==> 10-24 <==
## Attention_top
module Attention_top #(
    parameter INPUT_WIDTH = 8,
    parameter NUM_CODE_WIDTH = 5,
    parameter MATRIX_SIZE = 3,
    parameter ADDR_WIDTH = $clog2(MATRIX_SIZE**2<<2),
    parameter OUTPUT_WIDTH = $clog2(MATRIX_SIZE*(2**INPUT_WIDTH))-1
)(
    input clk,
    input reset_n,
    input start,
    input softmax_req,DATA_write_EN,
    input  [INPUT_WIDTH*MATRIX_SIZE-1:0] Q_INPUT,
    input [INPUT_WIDTH*MATRIX_SIZE-1:0] MATRIX_INPUT,
    output reg [MATRIX_SIZE*OUTPUT_WIDTH-1:0] Output_RESULT,
    input output_req
);
export LEC_CHECK = 0
export CAP_MARGIN = 15
export CELL_PAD_IN_SITES_DETAIL_PLACEMENT = 0
export CELL_PAD_IN_SITES_GLOBAL_PLACEMENT = 0
export CORE_MARGIN = 2
export CORE_UTILIZATION = 64
export HOLD_SLACK_MARGIN = 0.12
export MIN_ROUTING_LAYER = met1
export SETUP_SLACK_MARGIN = 0.57
export SLEW_MARGIN = 20
export TNS_END_PERCENT = 5
create_clock -name core_clock -period 2.98 [get_ports {clk}]
run.sh (not shown) runs the stock make flow with config.mk's settings and CLKGATE_MAP_FILE=.
==> inputs of 05-27, as changes to 10-24 <==
- ABC_AREA: default -> 1
- CAP_MARGIN: 15 -> 0
- CELL_PAD_IN_SITES_DETAIL_PLACEMENT: 0 -> default
- CELL_PAD_IN_SITES_GLOBAL_PLACEMENT: 0 -> default
- CORE_UTILIZATION: 64 -> 72
- CTS_CLUSTER_DIAMETER: default -> 355
- CTS_CLUSTER_SIZE: default -> 96
- HOLD_SLACK_MARGIN: 0.12 -> default
- MIN_ROUTING_LAYER: met1 -> default
- PLACE_DENSITY: default -> 0.4
- SETUP_SLACK_MARGIN: 0.57 -> default
- TNS_END_PERCENT: 5 -> default
==> flow/constraint.sdc (replaced) <==
create_clock -name core_clock -period 2.31 [get_ports {clk}]
set_input_delay 0.4620 -clock core_clock [delete_from_list [all_inputs] [get_ports {clk}]]
set_output_delay 0.4620 -clock core_clock [all_outputs]
set_load 0.01 [all_outputs]
==> inputs of 05-22, as changes to 10-24 <==
- CAP_MARGIN: 15 -> 20
- CELL_PAD_IN_SITES_DETAIL_PLACEMENT: 0 -> 1
- CELL_PAD_IN_SITES_GLOBAL_PLACEMENT: 0 -> default
- CORE_ASPECT_RATIO: default -> 1.51
- CORE_UTILIZATION: 64 -> 54
- GPL_TIMING_DRIVEN: default -> 0
- HOLD_SLACK_MARGIN: 0.12 -> default
- MAX_ROUTING_LAYER: default -> met4
- MIN_ROUTING_LAYER: met1 -> default
- SETUP_SLACK_MARGIN: 0.57 -> default
- TNS_END_PERCENT: 5 -> default
==> flow/constraint.sdc (replaced) <==
create_clock -name core_clock -period 3.47 [get_ports {clk}]
set_input_delay 0.6940 -clock core_clock [delete_from_list [all_inputs] [get_ports {clk}]]
set_output_delay 0.6940 -clock core_clock [all_outputs]
set_load 0.01 [all_outputs]
==> out/metrics.cfg <==
[run_status]
status = finished with violations
checkFailReasons = setup timing

[worst_setup_path]
critPathTopFamily = adder cells

[synthesis]
yosys.stat.seqShare_pct = 53.2

[final_timing]
timing.final.ws_setup_ns = -0.101
finalSetupViolCount = 7

[global_routing]
use_met2_pct = 53.7
met1_usage_pct = 41.8

the above is filed under 10-24

==> out/metrics.cfg <==
[clocking]
cts_inserted_buffers = 16
post_cts_resized = 562

[floorplanning]
die_h_um = 288
top_level_ports = 81

[synthesis]
ys_top_cells_by_area = dfrtp_1 (53%), nand2_1 (9.2%), inv_1 (6.1%), ha_1 (5.4%), o21ai_0 (3.9%)
top_area_share_pct = 53.0
avgSynthCellArea_um2 = 8.99
yosys.stat.seqShare_pct = 53.0
ys_area_mm2 = 0.0582
ys_sh_mux_pct = 0.696
largest_area_cell = dfrtp_1

[place]
pre_cts_ws_ns = -0.567

[run_status]
status = stopped before the end
haltStage = global routing (5_1_grt)

the above is filed under 05-27

==> out/metrics.cfg <==
[final_timing]
timing.final.ws_setup_ns = -0.0558
finalSetupViolCount = 1

[run_status]
status = finished with violations
checkFailReasons = setup timing

[worst_setup_path]
critPathTopFamily = AND-OR/OR-AND gates

[clocking]
clk_latency_ns = 0.76
clock_sinks = 1234

[synthesis]
avgSynthCellArea_um2 = 11.1
yosys.stat.seqShare_pct = 53.2

[global_routing]
met1_usage_pct = 35.9

the above is filed under 05-22

